== JK ==
// riscv
module riscv #(
    parameter logic[31:0] BootVector = 32'h0000_0000
)(
    input logic clk,
    input logic reset,
    output logic halted,
    input logic unhalt,
    output logic[31:0] i_addr,
    input logic[31:0] i_data,
    output logic[31:0] d_addr,
    output logic[31:0] d_wdata,
    output logic[3:0] d_wstrb,
    input logic[31:0] d_rdata
);
export LEC_CHECK = 0
export CAP_MARGIN = 25
export CELL_PAD_IN_SITES_DETAIL_PLACEMENT = 0
export CELL_PAD_IN_SITES_GLOBAL_PLACEMENT = 0
export CORE_MARGIN = 2
export CORE_UTILIZATION = 70
export CTS_CLUSTER_DIAMETER = 60
export CTS_CLUSTER_SIZE = 41
export GPL_ROUTABILITY_DRIVEN = 1
export GPL_TIMING_DRIVEN = 1
export MIN_ROUTING_LAYER = met1
export SETUP_SLACK_MARGIN = 0.6
export SLEW_MARGIN = 25
export TNS_END_PERCENT = 80
create_clock -name core_clock -period 5.18 [get_ports {clk}]
run.sh (not shown) runs the stock make flow with config.mk's settings and CLKGATE_MAP_FILE=.
Flow for JK halted at global routing (5_1_grt), error code GRT-0116.
The inputs of MS differ from those of JK as listed below.
Settings: swapping 70 for 40 in CORE_UTILIZATION; clearing SETUP_SLACK_MARGIN, which used to be 0.6; swapping 25 for 20 in SLEW_MARGIN; clearing CTS_CLUSTER_SIZE, which used to be 41; clearing TNS_END_PERCENT, which used to be 80; clearing GPL_ROUTABILITY_DRIVEN, which used to be 1; clearing CTS_CLUSTER_DIAMETER, which used to be 60; clearing CELL_PAD_IN_SITES_GLOBAL_PLACEMENT, which used to be 0; swapping 25 for 20 in CAP_MARGIN; clearing MIN_ROUTING_LAYER, which used to be met1; clearing GPL_TIMING_DRIVEN, which used to be 1; clearing CELL_PAD_IN_SITES_DETAIL_PLACEMENT, which used to be 0; swapping 5.18 for 8.2 in the clock period (ns, I/O delays scaled along).
### Flow results
MS finished every stage and its layout cleared the timing, design-rule and antenna checks. Sort JK and MS by full die area, ascending, and JK comes first. Looking at JK and MS, the hold buffer count at cts is a wash. Summary of MS over JK: post-synthesis sequential element count was more or less identical, number of rows created at floorplan higher, initial standard-cell utilization of the core shows a reduction of 30 points. Taking JK as the reference, in MS setup slack after placement increased 1.76 ns, placer congestion estimate decreased 5.1%, core outline area increased about 80%, synthesized cell count essentially unchanged.

---

## v44
Starting RTL as in the previous note.
Settings: LEC_CHECK=0, CAP_MARGIN=20, CORE_MARGIN=2, CORE_UTILIZATION=71, CTS_CLUSTER_SIZE=36, SETUP_SLACK_MARGIN=1.74, SLEW_MARGIN=20; clock period 5.95 ns.
v44 did not finish; a tool error ended it in global routing.
Input changes introduced in v47 (baseline for comparison: v44):
- clearing SETUP_SLACK_MARGIN, which used to be 1.74
- swapping 71 for 44 in CORE_UTILIZATION
- clearing CTS_CLUSTER_SIZE, which used to be 36
- swapping 5.95 for 8.2 in the clock period (ns, I/O delays scaled along)
Findings:
- Comparing v44 and v47, the lower area of the placeable core is on v44.
- In v47 relative to v44, placed cell count had gone up by a few percent.
- From v44 to v47 the numbers moved as follows: synthesized cell count stayed essentially flat, initial core utilization now smaller, overall die height went up.
- v47 has completed all stages; timing, DRC and antenna checks passed.
Here is what was changed in the inputs of v22 compared with v47.
- changing CORE_UTILIZATION from 44 to 56
- changing the clock period (ns, I/O delays scaled along) from 8.2 to 5.44
Notes after the runs:
Proportion of final cell area spent on non-clock buffers (v22 over v47): increase, 6.4 points
v22: complete, dirty (negative setup slack)
Final non-filler cell total ends up lower on v47.
v22 does worse than v47 on setup slack after layout.
Changes observed in v22 relative to v47: met1 capacity usage during global routing rose 14 points, post-layout total power rose 16,000 uW, clock-buffer cell count fell 14%.

---

Starting RTL as in the previous note.
Settings: LEC_CHECK=0, ABC_AREA=1, CAP_MARGIN=20, CELL_PAD_IN_SITES_DETAIL_PLACEMENT=2, CORE_ASPECT_RATIO=1.59, CORE_MARGIN=2, CORE_UTILIZATION=40, CTS_CLUSTER_DIAMETER=191, GPL_TIMING_DRIVEN=0, HOLD_SLACK_MARGIN=-0.02, MAX_ROUTING_LAYER=met4, MIN_ROUTING_LAYER=met1, SETUP_SLACK_MARGIN=2.78, SLEW_MARGIN=40; clock period 10.0 ns.
The first run died in 5_1_grt on GRT-0116.
Next try:
ABC_AREA = unset   (was 1)
CELL_PAD_IN_SITES_DETAIL_PLACEMENT = unset   (was 2)
CORE_ASPECT_RATIO = unset   (was 1.59)
CORE_UTILIZATION = 59   (was 40)
CTS_CLUSTER_DIAMETER = unset   (was 191)
GPL_TIMING_DRIVEN = unset   (was 0)
HOLD_SLACK_MARGIN = unset   (was -0.02)
MAX_ROUTING_LAYER = unset   (was met4)
MIN_ROUTING_LAYER = unset   (was met1)
SETUP_SLACK_MARGIN = unset   (was 2.78)
SLEW_MARGIN = 20   (was 40)
clock period = 5.29 ns   (was 10.0 ns; I/O delays follow)
Now the flow produced a layout that fails on negative setup slack.
Area after synthesis went down by 1.9%.
Die area went down by 33%.
Synthesized cell count went down by 40%.
Next try:
CAP_MARGIN = 15   (was 20)
CORE_UTILIZATION = 70   (was 59)
CTS_CLUSTER_SIZE = 14   (was unset)
Effect:
- The new run did not get past 5_1_grt on GRT-0116
- area after synthesis stays the same
- die area falls by 16%
- synthesized cell count stays the same

---

## P
riscv again, from the RTL that the note above started with.
clock: 5.18 ns
lec_check: 0
cap_margin: 0
cell_pad_in_sites_detail_placement: 0
cell_pad_in_sites_global_placement: 0
core_margin: 2
core_utilization: 71
cts_cluster_diameter: 60
cts_cluster_size: 39
gpl_routability_driven: 1
gpl_timing_driven: 1
min_routing_layer: met1
setup_slack_margin: -0.26
slew_margin: 25
tns_end_percent: 80
Status: P FAILED at global routing (5_1_grt) (tool error)
> inputs changed (P -> Q)
==> flow/config.mk <==
export PLATFORM = sky130hd
export DESIGN_NAME = riscv
export DESIGN_NICKNAME = riscv
export VERILOG_FILES = /design/flow/design.v
export SDC_FILE = /design/flow/constraint.sdc
export NUM_CORES = 4
export LEC_CHECK = 0
export CAP_MARGIN = 25
export CELL_PAD_IN_SITES_DETAIL_PLACEMENT = 0
export CELL_PAD_IN_SITES_GLOBAL_PLACEMENT = 0
export CORE_MARGIN = 2
export CORE_UTILIZATION = 72
export CTS_CLUSTER_DIAMETER = 28
export CTS_CLUSTER_SIZE = 51
export GPL_ROUTABILITY_DRIVEN = 0
export GPL_TIMING_DRIVEN = 1
export MIN_ROUTING_LAYER = met1
export PLACE_DENSITY_LB_ADDON = 0.0
export SETUP_SLACK_MARGIN = 1.22
export SLEW_MARGIN = 25
export TNS_END_PERCENT = 80
==> flow/constraint.sdc <==
create_clock -name core_clock -period 4.09 [get_ports {clk}]
set_input_delay 0.8180 -clock core_clock [delete_from_list [all_inputs] [get_ports {clk}]]
set_output_delay 0.8180 -clock core_clock [all_outputs]
set_load 0.01 [all_outputs]
[summary]
From Q to P, tally of unique sky130hd cells used after synthesis did not move at all. The post-synth tally of flip-flops with integrated enable was comparable across Q and P. Worst setup slack before clock tree synthesis, Q and P, lower one = Q. Cell total after placement is higher on Q. Number of placed I/O pins came out exactly the same in Q and P. Compared Q vs P, and core outline area is down in Q. Compared with P, in Q placed instance area rose by 0.53%, vertical extent of the die lost 0.69%, share of the core filled by cells before placement now sits higher. Q is listed as incomplete: the tool reported an error in clock tree synthesis (4_1_cts) and the run ended there. Die size, Q and P: smaller value in Q.
Modified inputs, R compared to Q
==> flow/config.mk <==
export PLATFORM = sky130hd
export DESIGN_NAME = riscv
export DESIGN_NICKNAME = riscv
export VERILOG_FILES = /design/flow/design.v
export SDC_FILE = /design/flow/constraint.sdc
export NUM_CORES = 4
export LEC_CHECK = 0
export CAP_MARGIN = 20
export CORE_MARGIN = 2
export CORE_UTILIZATION = 32
export SLEW_MARGIN = 20
==> flow/constraint.sdc <==
create_clock -name core_clock -period 13.2 [get_ports {clk}]
set_input_delay 2.6400 -clock core_clock [delete_from_list [all_inputs] [get_ports {clk}]]
set_output_delay 2.6400 -clock core_clock [all_outputs]
set_load 0.01 [all_outputs]
[summary]
R closes out successfully: all stages finished, all timing, DRC and antenna checks passed. Q: aborted in clock tree synthesis (4_1_cts) (tool error). Diff Q -> R: post-placement setup slack increased 6820 ps, area of the chip picked up an extra about 120%, area after synthesis shows no meaningful change, placed cell count increased 987, register share after synthesis barely changed. Re quantity of I/O buffers inserted on ports: no difference whatsoever between Q and R. When the final numbers for R and Q were put side by side, the floorplan core area turned out to be smaller in Q. Number of placement rows (higher): R. Die boundary height is lower on Q. Core utilization at floorplan was lower in R than in Q.
No activity file was given, so power comes from the tool's default toggle rates.
